Design fifo, start of the top module:
module fifo(input wire clk,reset,wr,rd, input wire[15:0] d_in, output wire full,empty, output wire[15:0] d_out);
Size in the first run: ~1400 cells after synthesis, ~280 flip-flops.
make LEC_CHECK=0 CAP_MARGIN=25 CELL_PAD_IN_SITES_DETAIL_PLACEMENT=0 CORE_MARGIN=2 CORE_UTILIZATION=40 GPL_TIMING_DRIVEN=0 PLACE_DENSITY=0.6 SLEW_MARGIN=35 TNS_END_PERCENT=60 finish   # period 5.0 ns
run.sh (not shown) runs the stock make flow with config.mk's settings and CLKGATE_MAP_FILE=.
The first run ran to the end with no violations.
==> next run, changes <==
--- a/flow/config.mk
+++ b/flow/config.mk
@@ -6,10 +6,16 @@
 export NUM_CORES = 4
 export LEC_CHECK = 0
+export ABC_AREA = 1
 export CAP_MARGIN = 25
 export CELL_PAD_IN_SITES_DETAIL_PLACEMENT = 0
-export CORE_MARGIN = 2
+export CORE_ASPECT_RATIO = 1.82
+export CORE_MARGIN = 4
 export CORE_UTILIZATION = 40
-export GPL_TIMING_DRIVEN = 0
+export CTS_CLUSTER_SIZE = 10
+export GPL_TIMING_DRIVEN = 1
+export MAX_ROUTING_LAYER = met5
+export MIN_ROUTING_LAYER = met1
 export PLACE_DENSITY = 0.6
+export SETUP_SLACK_MARGIN = -0.12
 export SLEW_MARGIN = 35
 export TNS_END_PERCENT = 60
Effect: Die area increases by 19%; fmax is higher by 2.7%; synthesized cell count rises by 51%; critical path depth stays the same; core utilization went down by 2.4 points; clock skew went down by 6.7 ps; non-clock buffer count came out lower by 100.
==> next run, changes <==
==> flow/config.mk (replaced) <==
export PLATFORM = sky130hd
export DESIGN_NAME = fifo
export DESIGN_NICKNAME = fifo
export VERILOG_FILES = /design/flow/design.v
export SDC_FILE = /design/flow/constraint.sdc
export NUM_CORES = 4
export LEC_CHECK = 0
export CAP_MARGIN = 20
export CORE_MARGIN = 2
export CORE_UTILIZATION = 40
export PLACE_DENSITY = 0.6
export SLEW_MARGIN = 20
==> flow/constraint.sdc (replaced) <==
create_clock -name core_clock -period 4.49 [get_ports {clk}]
set_input_delay 0.8980 -clock core_clock [delete_from_list [all_inputs] [get_ports {clk}]]
set_output_delay 0.8980 -clock core_clock [all_outputs]
set_load 0.01 [all_outputs]
Wire length decreases by about a fifth.
Clock-buffer cell count increases by 1.
Worst setup slack loses 62 ps.
Sequential share of layout area increases by 4.4 points.
==> next run, changes <==
--- a/flow/config.mk
+++ b/flow/config.mk
@@ -6,7 +6,7 @@
 export NUM_CORES = 4
 export LEC_CHECK = 0
-export CAP_MARGIN = 20
+export CAP_MARGIN = 15
 export CORE_MARGIN = 2
-export CORE_UTILIZATION = 40
+export CORE_UTILIZATION = 72
 export PLACE_DENSITY = 0.6
 export SLEW_MARGIN = 20
==> flow/constraint.sdc (replaced) <==
create_clock -name core_clock -period 3.0 [get_ports {clk}]
set_input_delay 0.6000 -clock core_clock [delete_from_list [all_inputs] [get_ports {clk}]]
set_output_delay 0.6000 -clock core_clock [all_outputs]
set_load 0.01 [all_outputs]
Outcome: With this change the flow finished with negative setup slack left; die size goes down by about 44%; worst setup slack got worse by 480 ps; cell area goes up by 8.7%; synthesized area stays the same; clock power goes up by about 33%; core utilization goes up by 44 points; flip-flop count is unchanged; via count goes up by about 11%.
==> next run, changes <==
--- a/flow/config.mk
+++ b/flow/config.mk
@@ -6,7 +6,7 @@
 export NUM_CORES = 4
 export LEC_CHECK = 0
-export CAP_MARGIN = 15
+export CAP_MARGIN = 20
 export CORE_MARGIN = 2
-export CORE_UTILIZATION = 72
+export CORE_UTILIZATION = 40
 export PLACE_DENSITY = 0.6
 export SLEW_MARGIN = 20
==> flow/constraint.sdc (replaced) <==
create_clock -name core_clock -period 5.0 [get_ports {clk}]
set_input_delay 1.0000 -clock core_clock [delete_from_list [all_inputs] [get_ports {clk}]]
set_output_delay 1.0000 -clock core_clock [all_outputs]
set_load 0.01 [all_outputs]
This time the run produced a clean layout.
Clock-buffer cell count goes up by 4.
Synthesized area stays the same.
First-iteration DRC count goes down by 31%.

* * *

fifo again, from the RTL that the note above started with.
## fifo
module fifo(input wire clk,reset,wr,rd, input wire[15:0] d_in, output wire full,empty, output wire[15:0] d_out);
	wire[3:0] front,rear;
	wire[15:0] t;
	wire front_inc,rear_inc,full_,empty_;
	full_empty f0(front,rear,full,empty);
	invert i0(full,full_);
	invert i1(empty,empty_);
	and2 a1(wr,full_,front_inc);
	bin_counter bc0(clk,reset,front_inc,front);
	and2 a2(rd,empty_,rear_inc);
	bin_counter bc1(clk,reset,rear_inc,rear);
	memory m0(clk, reset, front_inc, rear_inc, front, rear, d_in, t);
	dfr16 d0(clk, reset, t, d_out);
endmodule
clock: 5.0 ns
lec_check: 0
cap_margin: 20
cell_pad_in_sites_detail_placement: 1
core_aspect_ratio: 1.71
core_margin: 3
core_utilization: 24
gpl_routability_driven: 0
min_routing_layer: met2
place_density_lb_addon: 0.05
slew_margin: 20
Edit:
ABC_AREA = 1   (was default)
CTS_CLUSTER_SIZE = 37   (was default)
TNS_END_PERCENT = 60   (was default)
Non-clock buffer count shrinks by 9.
Clock-buffer cell count increases by 12.
Worst hold slack gains 0.023 ns.
Sequential share of layout area goes down by 3.9 points.
Edit:
CELL_PAD_IN_SITES_DETAIL_PLACEMENT = default   (was 1)
CORE_ASPECT_RATIO = default   (was 1.71)
CORE_MARGIN = 2   (was 3)
CORE_UTILIZATION = 70   (was 24)
CTS_CLUSTER_SIZE = default   (was 37)
GPL_ROUTABILITY_DRIVEN = default   (was 0)
MIN_ROUTING_LAYER = default   (was met2)
PLACE_DENSITY_LB_ADDON = default   (was 0.05)
TNS_END_PERCENT = default   (was 60)
clock period = 2.8 ns   (was 5.0 ns; I/O delays follow)
=>
- The new run aborted during global routing (ODB-0269)
- die size went down by 66%
- synthesized cell count is unchanged
- synthesized area stays the same
Edit:
CELL_PAD_IN_SITES_GLOBAL_PLACEMENT = 3   (was default)
CORE_UTILIZATION = 28   (was 70)
PLACE_DENSITY = 0.69   (was default)
clock period = 6.9 ns   (was 2.8 ns; I/O delays follow)
What happened: The new run finished with timing, DRC and antenna clean; synthesized area stays the same; die size climbs by 140%; synthesized cell count stays the same.
Edit:
ABC_AREA = default   (was 1)
CELL_PAD_IN_SITES_GLOBAL_PLACEMENT = default   (was 3)
CORE_UTILIZATION = 70   (was 28)
CTS_CLUSTER_SIZE = 31   (was default)
PLACE_DENSITY = default   (was 0.69)
clock period = 2.8 ns   (was 6.9 ns; I/O delays follow)
Now the flow finished but fails on setup timing.
Wire length came out lower by 17%.
Sequential power rose by 130%.
Power grows by 91%.
Via count falls by 16%.

* * *

maple:
The RTL this note starts from:
==> flow/design.v <==
module invert (input wire i, output wire o);
   assign o = !i;
endmodule
module and2 (input wire i0, i1, output wire o);
  assign o = i0 & i1;
endmodule
module or2 (input wire i0, i1, output wire o);
  assign o = i0 | i1;
endmodule
module xor2 (input wire i0, i1, output wire o);
  assign o = i0 ^ i1;
endmodule
module and3 (input wire i0, i1, i2, output wire o);
   wire t;
   and2 and2_0 (i0, i1, t);
   and2 and2_1 (i2, t, o);
endmodule
module or3 (input wire i0, i1, i2, output wire o);
   wire t;
   or2 or2_0 (i0, i1, t);
   or2 or2_1 (i2, t, o);
endmodule
module xor3 (input wire i0, i1, i2, output wire o);
   wire t;
   xor2 xor2_0 (i0, i1, t);
   xor2 xor2_1 (i2, t, o);
endmodule
module and5(input wire i0, i1, i2, i3, i4, output wire o);
  wire t1;
  and3 a1(i0,i1,i2,t1);
  and3 a2(i3,i4,t1,o);
endmodule
module or5(input wire i0, i1, i2, i3, i4, output wire o);
  wire t1;
  or3 o1(i0,i1,i2,t1);
  or3 o2(i3,i4,t1,o);
endmodule
module mux2 (input wire i0, i1, j, output wire o);
  assign o = (j==0)?i0:i1;
endmodule
module mux4 (input wire [0:3] i, input wire j1, j0, output wire o);
  wire  t0, t1;
  mux2 mux2_0 (i[0], i[1], j0, t0);
  mux2 mux2_1 (i[2], i[3], j0, t1);
  mux2 mux2_2 (t0, t1, j1, o);
endmodule
module mux8 (input wire [0:7] i, input wire j2, j1, j0, output wire o);
  wire  t0, t1;
  mux4 mux4_0 (i[0:3], j1, j0, t0);
  mux4 mux4_1 (i[4:7], j1, j0, t1);
  mux2 mux2_0 (t0, t1, j2, o);
endmodule
module mux16 (input wire [0:15] i, input wire j3, j2, j1, j0, output wire o);
  wire  t0, t1;
  mux8 mux8_0 (i[0:7], j2, j1, j0, t0);
  mux8 mux8_1 (i[8:15], j2, j1, j0, t1);
  mux2 mux2_0 (t0, t1, j3, o);
endmodule
module demux2 (input wire i, j, output wire o0, o1);
  assign o0 = (j==0)?i:1'b0;
  assign o1 = (j==1)?i:1'b0;
endmodule
module demux4 (input wire i, input wire j1, j0, output wire [0:3] o);
  wire  t0, t1;
  demux2 demux2_0 (i, j1, t0, t1);
  demux2 demux2_1 (t0, j0, o[0], o[1]);
  demux2 demux2_2 (t1, j0, o[2], o[3]);
endmodule
module demux8 (input wire i, j2, j1, j0, output wire [0:7] o);
  wire  t0, t1;
  demux2 demux2_0 (i, j2, t0, t1);
  demux4 demux4_0 (t0, j1, j0, o[0:3]);
  demux4 demux4_1 (t1, j1, j0, o[4:7]);
endmodule
module demux16 (input wire i, j3, j2, j1, j0, output wire [0:15] o);
  wire  t0, t1;
  demux2 demux2_0 (i, j3, t0, t1);
  demux8 demux4_0 (t0, j2, j1, j0, o[0:7]);
  demux8 demux4_1 (t1, j2, j1, j0, o[8:15]);
endmodule
module df (input wire clk, in, output wire out);
  reg df_out;
  always@(posedge clk) df_out <= in;
  assign out = df_out;
endmodule
module dfr (input wire clk, reset, in, output wire out);
  wire reset_, df_in;
  invert invert_0 (reset, reset_);
  and2 and2_0 (in, reset_, df_in);
  df df_0 (clk, df_in, out);
endmodule
module dfr16 (input wire clk,reset, input wire [15:0] in, output wire [15:0] out);
  dfr d0(clk,reset, in[0], out[0]);
  dfr d1(clk,reset, in[1], out[1]);
  dfr d2(clk,reset, in[2], out[2]);
  dfr d3(clk,reset, in[3], out[3]);
  dfr d4(clk,reset, in[4], out[4]);
  dfr d5(clk,reset, in[5], out[5]);
  dfr d6(clk,reset, in[6], out[6]);
  dfr d7(clk,reset, in[7], out[7]);
  dfr d8(clk,reset, in[8], out[8]);
  dfr d9(clk,reset, in[9], out[9]);
  dfr d10(clk,reset, in[10], out[10]);
  dfr d11(clk,reset, in[11], out[11]);
  dfr d12(clk,reset, in[12], out[12]);
  dfr d13(clk,reset, in[13], out[13]);
  dfr d14(clk,reset, in[14], out[14]);
  dfr d15(clk,reset, in[15], out[15]);
endmodule
module dfrl (input wire clk, reset, load, in, output wire out);
  wire _in;
  mux2 mux2_0(out, in, load, _in);
  dfr dfr_1(clk, reset, _in, out);
endmodule
module ha(input wire i0, i1, output wire sum, cout);
  xor2 _i0(i0, i1, sum);
  and2 _i1(i0, i1, cout);
endmodule
module fa (input wire i0, i1, cin, output wire sum, cout);
   wire t0, t1, t2;
   xor3 _i0 (i0, i1, cin, sum);
   and2 _i1 (i0, i1, t0);
   and2 _i2 (i1, cin, t1);
   and2 _i3 (cin, i0, t2);
   or3 _i4 (t0, t1, t2, cout);
endmodule
module addsub (input wire addsub, i0, i1, cin, output wire sumdiff, cout);
  wire t;
  fa _i0 (i0, t, cin, sumdiff, cout);
  xor2 _i1 (i1, addsub, t);
endmodule
module bin_counter(input wire clk, reset, in, output wire[3:0] out);
    wire[3:0] t0,t1;
    dfrl d0(clk,reset,in,t0[0],out[0]);
    dfrl d1(clk,reset,in,t0[1],out[1]);
    dfrl d2(clk,reset,in,t0[2],out[2]);
    dfrl d3(clk,reset,in,t0[3],out[3]);
    ha h0(out[0],in,t0[0],t1[0]);
    ha h1(out[1],t1[0],t0[1],t1[1]);
    ha h2(out[2],t1[1],t0[2],t1[2]);
    ha h3(out[3],t1[2],t0[3],t1[3]);
endmodule
module reg_file_slice (input wire clk, reset, wr, rd, input wire [3:0] rd_addr, wr_addr, input wire d_in, output wire d_out);
	wire [0:15] t1,t2;
	wire t3;
	demux16 dm1(wr, wr_addr[3], wr_addr[2], wr_addr[1], wr_addr[0], t1);
	dfrl d0 (clk,reset,t1[0] ,d_in,t2[0]);
	dfrl d1 (clk,reset,t1[1] ,d_in,t2[1]);
	dfrl d2 (clk,reset,t1[2] ,d_in,t2[2]);
	dfrl d3 (clk,reset,t1[3] ,d_in,t2[3]);
	dfrl d4 (clk,reset,t1[4] ,d_in,t2[4]);
	dfrl d5 (clk,reset,t1[5] ,d_in,t2[5]);
	dfrl d6 (clk,reset,t1[6] ,d_in,t2[6]);
	dfrl d7 (clk,reset,t1[7] ,d_in,t2[7]);
	dfrl d8 (clk,reset,t1[8] ,d_in,t2[8]);
	dfrl d9 (clk,reset,t1[9] ,d_in,t2[9]);
	dfrl d10(clk,reset,t1[10],d_in,t2[10]);
	dfrl d11(clk,reset,t1[11],d_in,t2[11]);
	dfrl d12(clk,reset,t1[12],d_in,t2[12]);
	dfrl d13(clk,reset,t1[13],d_in,t2[13]);
	dfrl d14(clk,reset,t1[14],d_in,t2[14]);
    dfrl d15(clk,reset,t1[15],d_in,t2[15]);
	mux16 m1(t2, rd_addr[3], rd_addr[2], rd_addr[1], rd_addr[0], t3);
	and2 a1(t3, rd, d_out);
endmodule
module full_empty(input wire[3:0] front,rear, output wire full, empty);
	wire [3:0] t,out;
	wire t1,t2;
	addsub as1(1, front[0], rear[0], 1, out[0], t[0]);
	addsub as2(1, front[1], rear[1], t[0], out[1], t[1]);
	addsub as3(1, front[2], rear[2], t[1], out[2], t[2]);
	addsub as4(1, front[3], rear[3], t[2], out[3], t[3]);
	invert i1(t[3],t1);
	and5 a1(out[0],out[1],out[2],out[3],1'b1,full);
	or5 o1(out[0],out[1],out[2],out[3],t1,t2);
	invert i2(t2,empty);
endmodule
module memory(input wire clk, reset, wr, rd, input wire[3:0] wr_addr, rd_addr, input wire[15:0] d_in, output wire[15:0] d_out);
	reg_file_slice r0 (clk,reset,wr,rd,rd_addr,wr_addr,d_in[0], d_out[0]);
	reg_file_slice r1 (clk,reset,wr,rd,rd_addr,wr_addr,d_in[1], d_out[1]);
	reg_file_slice r2 (clk,reset,wr,rd,rd_addr,wr_addr,d_in[2], d_out[2]);
	reg_file_slice r3 (clk,reset,wr,rd,rd_addr,wr_addr,d_in[3], d_out[3]);
	reg_file_slice r4 (clk,reset,wr,rd,rd_addr,wr_addr,d_in[4], d_out[4]);
	reg_file_slice r5 (clk,reset,wr,rd,rd_addr,wr_addr,d_in[5], d_out[5]);
	reg_file_slice r6 (clk,reset,wr,rd,rd_addr,wr_addr,d_in[6], d_out[6]);
	reg_file_slice r7 (clk,reset,wr,rd,rd_addr,wr_addr,d_in[7], d_out[7]);
	reg_file_slice r8 (clk,reset,wr,rd,rd_addr,wr_addr,d_in[8], d_out[8]);
	reg_file_slice r9 (clk,reset,wr,rd,rd_addr,wr_addr,d_in[9], d_out[9]);
	reg_file_slice r10(clk,reset,wr,rd,rd_addr,wr_addr,d_in[10],d_out[10]);
	reg_file_slice r11(clk,reset,wr,rd,rd_addr,wr_addr,d_in[11],d_out[11]);
	reg_file_slice r12(clk,reset,wr,rd,rd_addr,wr_addr,d_in[12],d_out[12]);
	reg_file_slice r13(clk,reset,wr,rd,rd_addr,wr_addr,d_in[13],d_out[13]);
	reg_file_slice r14(clk,reset,wr,rd,rd_addr,wr_addr,d_in[14],d_out[14]);
	reg_file_slice r15(clk,reset,wr,rd,rd_addr,wr_addr,d_in[15],d_out[15]);
endmodule
module fifo(input wire clk,reset,wr,rd, input wire[15:0] d_in, output wire full,empty, output wire[15:0] d_out);
	wire[3:0] front,rear;
	wire[15:0] t;
	wire front_inc,rear_inc,full_,empty_;
	full_empty f0(front,rear,full,empty);
	invert i0(full,full_);
	invert i1(empty,empty_);
	and2 a1(wr,full_,front_inc);
	bin_counter bc0(clk,reset,front_inc,front);
	and2 a2(rd,empty_,rear_inc);
	bin_counter bc1(clk,reset,rear_inc,rear);
	memory m0(clk, reset, front_inc, rear_inc, front, rear, d_in, t);
	dfr16 d0(clk, reset, t, d_out);
endmodule
Settings: LEC_CHECK=0, CAP_MARGIN=20, CORE_MARGIN=2, CORE_UTILIZATION=72, CTS_CLUSTER_DIAMETER=374, CTS_CLUSTER_SIZE=25, PLACE_DENSITY_LB_ADDON=0.16, SETUP_SLACK_MARGIN=-0.23, SLEW_MARGIN=20; clock period 2.82 ns.
The final report for maple shows a completed flow and a layout that fails verification, specifically negative setup slack.
diff inputs: maple => onyx
diff --git a/flow/config.mk b/flow/config.mk
--- a/flow/config.mk
+++ b/flow/config.mk
@@ -7,0 +8 @@
+export ABC_AREA = 1
@@ -10,5 +11,3 @@
-export CORE_UTILIZATION = 72
-export CTS_CLUSTER_DIAMETER = 374
-export CTS_CLUSTER_SIZE = 25
-export PLACE_DENSITY_LB_ADDON = 0.16
-export SETUP_SLACK_MARGIN = -0.23
+export CORE_UTILIZATION = 68
+export CTS_CLUSTER_DIAMETER = 359
+export PLACE_DENSITY = 0.6
==> flow/constraint.sdc <==
create_clock -name core_clock -period 2.52 [get_ports {clk}]
set_input_delay 0.5040 -clock core_clock [delete_from_list [all_inputs] [get_ports {clk}]]
set_output_delay 0.5040 -clock core_clock [all_outputs]
set_load 0.01 [all_outputs]
Of onyx and maple, not a single run came through the flow clean. Summary of onyx over maple: worst supply voltage drop on vdd shows an increase of 140%, worst slack after detailed placement saw a decrease, final sum of negative setup slack shrank by 136.41 ns. maple reports its critical path class as reg2out while onyx reports reg2reg. maple -> onyx: power after layout increased by more than half.
[inputs] garnet vs onyx
diff --git a/flow/config.mk b/flow/config.mk
--- a/flow/config.mk
+++ b/flow/config.mk
@@ -8 +7,0 @@
-export ABC_AREA = 1
@@ -11,3 +10,2 @@
-export CORE_UTILIZATION = 68
-export CTS_CLUSTER_DIAMETER = 359
-export PLACE_DENSITY = 0.6
+export CORE_UTILIZATION = 69
+export CTS_CLUSTER_SIZE = 32
==> flow/constraint.sdc <==
create_clock -name core_clock -period 2.79 [get_ports {clk}]
set_input_delay 0.5580 -clock core_clock [delete_from_list [all_inputs] [get_ports {clk}]]
set_output_delay 0.5580 -clock core_clock [all_outputs]
set_load 0.01 [all_outputs]
==> comparison <==
- garnet ran in full, but the layout does not pass; the checks complain about negative setup slack.
- Final cell area: garnet below onyx
- The power drawn by the sequential cells in onyx is 1.15 times that in garnet.
- Re number of placement rows: garnet and onyx aren't equal, and the lower value belongs to garnet.
- onyx -> garnet: placed wire-length estimate after detailed placement decreased by a little under 10%
- Global-route wire length before repair for garnet: about 27% down relative to onyx
- Between garnet and onyx, clock-buffer cell count is lower for onyx, garnet comes in above that.
- In the reports for garnet and onyx, the larger die area belongs to onyx.
- Critical path depth (lower): garnet
- Lower post-layout worst setup margin among garnet and onyx: onyx
Power and IR drop assume default switching activity.
